Setup of old:
Design Benes_8p, start of the top module:
module Benes_8p (input wire [2:0] mp0, mp1, mp2, mp3, mp4, mp5, mp6, mp7,
    input clk,
    output reg [19:0] state
);
For scale: roughly 1100 cells after synthesis, about 45 I/O pins, roughly 0.011 mm^2 of cells after synthesis.
clock: 2.0 ns
lec_check: 0
abc_area: 0
cap_margin: 20
core_margin: 2
core_utilization: 71
cts_cluster_diameter: 27
cts_cluster_size: 34
max_routing_layer: met4
place_density_lb_addon: 0.25
setup_slack_margin: -0.09
slew_margin: 20
run.sh (not shown) runs the stock make flow with config.mk's settings and CLKGATE_MAP_FILE=.
What the final checks of old revealed, after a flow that finished every stage, was a layout that fails on negative setup slack.
#### Input delta (new over old)
- a deleted PLACE_DENSITY_LB_ADDON that had been 0.25
- a deleted CTS_CLUSTER_SIZE that had been 34
- a change of SETUP_SLACK_MARGIN from -0.09 to 0.15
- a deleted ABC_AREA that had been 0
- a deleted MAX_ROUTING_LAYER that had been met4
- a change of CORE_UTILIZATION from 71 to 60
- a deleted CTS_CLUSTER_DIAMETER that had been 27
- a change of the clock period (ns, I/O delays scaled along) from 2.0 to 0.727
## What came out
- Of old and new, only new never reached the final stage.
- Although it ran to completion, old produced a layout that fails the final checks because of negative setup slack.
- new against old: setup slack at placement shows a reduction of 1.05 ns; routability congestion estimate from global placement was more or less identical; instance area at placement went up by 0.0024 mm^2; total die size now larger; die extent in x saw an increase.
- Looking at initial core utilization, new sits below old.
- Maximum level of the CTS H-tree for new is lower than for old.


## run 1
Benes_8p again, from the RTL that the note above started with.
==> flow/config.mk <==
export PLATFORM = sky130hd
export DESIGN_NAME = Benes_8p
export DESIGN_NICKNAME = Benes_8p
export VERILOG_FILES = /design/flow/design.v
export SDC_FILE = /design/flow/constraint.sdc
export NUM_CORES = 4
export LEC_CHECK = 0
export ABC_AREA = 1
export CAP_MARGIN = 20
export CORE_ASPECT_RATIO = 0.5
export CORE_MARGIN = 2
export CORE_UTILIZATION = 72
export CTS_CLUSTER_DIAMETER = 392
export CTS_CLUSTER_SIZE = 96
export PLACE_DENSITY = 0.4
export SETUP_SLACK_MARGIN = 0.2
export SLEW_MARGIN = 20
export TNS_END_PERCENT = 10
==> flow/constraint.sdc <==
create_clock -name core_clock -period 0.681 [get_ports {clk}]
set_input_delay 0.1362 -clock core_clock [delete_from_list [all_inputs] [get_ports {clk}]]
set_output_delay 0.1362 -clock core_clock [all_outputs]
set_load 0.01 [all_outputs]
Run 1 did not make it past 4_1_cts, where a tool error ended it.
Changes in run 2 relative to run 1:
==> flow/config.mk <==
export PLATFORM = sky130hd
export DESIGN_NAME = Benes_8p
export DESIGN_NICKNAME = Benes_8p
export VERILOG_FILES = /design/flow/design.v
export SDC_FILE = /design/flow/constraint.sdc
export NUM_CORES = 4
export LEC_CHECK = 0
export CAP_MARGIN = 20
export CORE_MARGIN = 2
export CORE_UTILIZATION = 72
export CTS_CLUSTER_DIAMETER = 315
export SLEW_MARGIN = 20
==> flow/constraint.sdc <==
create_clock -name core_clock -period 0.844 [get_ports {clk}]
set_input_delay 0.1688 -clock core_clock [delete_from_list [all_inputs] [get_ports {clk}]]
set_output_delay 0.1688 -clock core_clock [all_outputs]
set_load 0.01 [all_outputs]
==> results <==
Run 2 never completed; the flow aborted with a tool error in 4_1_cts.
Compared with run 1, run 2 shows a core box area that is about 4.6% higher.
Going from run 1 to run 2, number of cells after detailed placement shrank by more than 10%.
| sequential fraction of the synthesis area | lower: run 2 |
Looking at share of synthesized cell area in and-or and or-and compound cells across run 2 and run 1, the one that comes out higher is run 2.
The global placement routability congestion number comes out higher for run 1 vs run 2.
Measured against run 1, the HPWL after detailed placement of run 2 comes out at 1.12 times the reference value.
In run 2 relative to run 1, die width had gone down by more than a quarter.
Changes observed in run 2 relative to run 1: area after synthesis up 440 µm², cell count after synthesis shows a reduction of 210, proportion of synthesized flip-flops having asynchronous set or reset ~0 delta, area reported by Yosys stat went up by about 4%.
> inputs changed (run 2 -> run 3)
--- a/flow/config.mk
+++ b/flow/config.mk
@@ -8,5 +8,4 @@
 export CAP_MARGIN = 20
 export CORE_MARGIN = 2
-export CORE_UTILIZATION = 72
-export CTS_CLUSTER_DIAMETER = 315
+export CORE_UTILIZATION = 58
 export SLEW_MARGIN = 20
==> flow/constraint.sdc <==
create_clock -name core_clock -period 1.32 [get_ports {clk}]
set_input_delay 0.2640 -clock core_clock [delete_from_list [all_inputs] [get_ports {clk}]]
set_output_delay 0.2640 -clock core_clock [all_outputs]
set_load 0.01 [all_outputs]
==> comparison <==
Each of run 2 and run 3 falls short of a clean finish.
Run 2 never completed; the flow aborted with a tool error in 4_1_cts.
Measured against each other, run 2 and run 3 differ in last weighted congestion value of the routability-driven placer, the higher figure coming from run 2.
[compare] base=run 2 new=run 3: proportion of register bits with asynchronous set or reset after synthesis was more or less identical; synthesized area divided by synthesized cell count has remained practically unchanged; total half-perimeter wirelength after legalization and detailed placement down 30%; fraction of the mapped netlist area in simple logic gates about even.
### run 3 -> run 4
--- a/flow/config.mk
+++ b/flow/config.mk
@@ -9,3 +9,5 @@
 export CORE_MARGIN = 2
 export CORE_UTILIZATION = 58
+export SETUP_SLACK_MARGIN = 0.07
 export SLEW_MARGIN = 20
+export TNS_END_PERCENT = 5
==> results <==
- In run 3 the implementation ran to completion but is not tape-out ready, as the final checks report setup timing.
- Run 4 ran in full, but the layout does not pass; the checks complain about setup timing.
- The total power after layout reported for run 4 is greater than that of run 3 by about 0.5%.
- Compared to run 3, run 4 has required arrival time at the worst endpoint 40 ps lower.
- Against run 3, the final cell area of run 4 is lower.
- Delta (run 4 minus run 3): internal cell power now larger; number of buffers created by CTS went up by 3.7%; clock network power share shows an increase of 3.0 points; total leakage power went down by about 0.5%.
- Non-clock buffer count went up slightly going from run 3 to run 4.
- Compared to run 3, the routing of run 4 uses less wire.
Edits applied to the flow inputs when going from run 4 to run 5:
--- a/flow/config.mk
+++ b/flow/config.mk
@@ -7,7 +7,8 @@
 export LEC_CHECK = 0
 export CAP_MARGIN = 20
+export CORE_ASPECT_RATIO = 1.43
 export CORE_MARGIN = 2
-export CORE_UTILIZATION = 58
-export SETUP_SLACK_MARGIN = 0.07
+export CORE_UTILIZATION = 68
+export SETUP_SLACK_MARGIN = 0.15
 export SLEW_MARGIN = 20
-export TNS_END_PERCENT = 5
+export TNS_END_PERCENT = 10
==> flow/constraint.sdc <==
create_clock -name core_clock -period 0.727 [get_ports {clk}]
set_input_delay 0.1454 -clock core_clock [delete_from_list [all_inputs] [get_ports {clk}]]
set_output_delay 0.1454 -clock core_clock [all_outputs]
set_load 0.01 [all_outputs]
[summary]
- Of run 4 and run 5, only run 5 never reached the final stage.
- Taking run 4 as the reference, in run 5 fraction of the mapped netlist area in simple logic gates level, count of placed standard cells including taps moved down, final HPWL from detailed placement moved up.


Starting RTL as in the previous note.
Settings: LEC_CHECK=0, CAP_MARGIN=20, CORE_MARGIN=2, CORE_UTILIZATION=40, CTS_CLUSTER_SIZE=81, HOLD_SLACK_MARGIN=0.08, PLACE_DENSITY_LB_ADDON=0.04, SLEW_MARGIN=25; clock period 1.96 ns.
The first run completed without violations.
Next try:
--- a/flow/config.mk
+++ b/flow/config.mk
@@ -10,5 +10,2 @@
 export CORE_UTILIZATION = 40
-export CTS_CLUSTER_SIZE = 81
-export HOLD_SLACK_MARGIN = 0.08
-export PLACE_DENSITY_LB_ADDON = 0.04
-export SLEW_MARGIN = 25
+export SLEW_MARGIN = 20
==> flow/constraint.sdc (replaced) <==
create_clock -name core_clock -period 2.33 [get_ports {clk}]
set_input_delay 0.4660 -clock core_clock [delete_from_list [all_inputs] [get_ports {clk}]]
set_output_delay 0.4660 -clock core_clock [all_outputs]
set_load 0.01 [all_outputs]
Effect:
- final area is lower by 7.5%
- clock-buffer cell count is lower by 10
- routed wire length is lower by 7.5%
- hold slack improves by 0.019 ns
- power is lower by 22%


## job 7215
Starting RTL as in the previous note.
Settings: LEC_CHECK=0, ABC_AREA=0, CAP_MARGIN=20, CORE_MARGIN=2, CORE_UTILIZATION=72, CTS_CLUSTER_DIAMETER=378, CTS_CLUSTER_SIZE=34, MAX_ROUTING_LAYER=met4, PLACE_DENSITY_LB_ADDON=0.25, SLEW_MARGIN=20; clock period 1.92 ns.
No crash in job 7215: every stage finished, but the layout fails its final checks due to negative setup slack.
--- input diff job 7215..job 8078 ---
- removing PLACE_DENSITY_LB_ADDON (formerly 0.25)
- removing CTS_CLUSTER_DIAMETER (formerly 378)
- removing CTS_CLUSTER_SIZE (formerly 34)
- changing CORE_UTILIZATION from 72 to 40
- removing MAX_ROUTING_LAYER (formerly met4)
- removing ABC_AREA (formerly 0)
- changing the clock period (ns, I/O delays scaled along) from 1.92 to 2.5
Notes after the runs:
Job 8078 did not stop at any stage, and its layout met the timing, design-rule and antenna checks.
Taking job 7215 as the reference, in job 8078 design area has remained practically unchanged; power went down about 16%.
Job 8078 vs. job 7215: met3 track demand over resource decreased 2.6 points, core utilization decreased 37 points, minimum period implied by the final worst setup slack increased 0.25 ns, highest clock frequency the design can meet decreased 0.054 GHz, sequential cell power decreased 22%.
Total length of routed met3 wires: job 7215 and job 8078 compared, lower one is job 8078
Of job 7215 and job 8078, the run reporting the higher total routing resource utilization after global routing was job 7215.
Input-level comparison between job 1429 and job 8078:
- changing CORE_UTILIZATION from 40 to 66
- setting SETUP_SLACK_MARGIN to 0.51 for the first time
- changing the clock period (ns, I/O delays scaled along) from 2.5 to 1.84
[summary]
No crash in job 1429: every stage finished, but the layout fails its final checks due to negative setup slack.
Wire: job 1429 routes more than job 8078
On tap cell count, the lower figure sits with job 1429, not job 8078.
Compared to job 8078, job 1429 has final critical-path required period 0.29 ns lower.
Diff job 8078 -> job 1429: clock buffer count from CTS has decreased, area growth from synthesis to layout has increased, proportion of power drawn by the clock network has decreased, clock-buffer cell count has decreased, worst-case setup margin in the final layout has decreased.
The inputs of job 3564 differ from those of job 1429 as listed below.
- setting CTS_CLUSTER_SIZE to 31 for the first time
- setting HOLD_SLACK_MARGIN to 0.28 for the first time
- changing CORE_UTILIZATION from 66 to 72
- changing the clock period (ns, I/O delays scaled along) from 1.84 to 1.78
==> results <==
The flow ended early for job 3564: it failed with a tool error in 4_1_cts. Sort job 3564 and job 1429 by number of core rows asc -> top: job 3564. Of job 3564 and job 1429, the run reporting the higher pre-CTS worst setup slack was job 1429. Reported for job 3564 and job 1429, AND-OR/OR-AND share of the synthesized area turned out identical to the last digit. Job 3564 ends up with lower area of the chip than job 1429 does. Number of buffers inserted by port buffering of job 1429 is on par with job 3564. Relative to job 1429, placed instance area has increased by 1.7% in job 3564. Looking at total half-perimeter wirelength after legalization and detailed placement, job 3564 sits 9.2% higher than job 1429 does. On cell total in the yosys stat output, job 3564 and job 1429 are neck and neck.
Power is estimated from default activity; no workload was simulated.
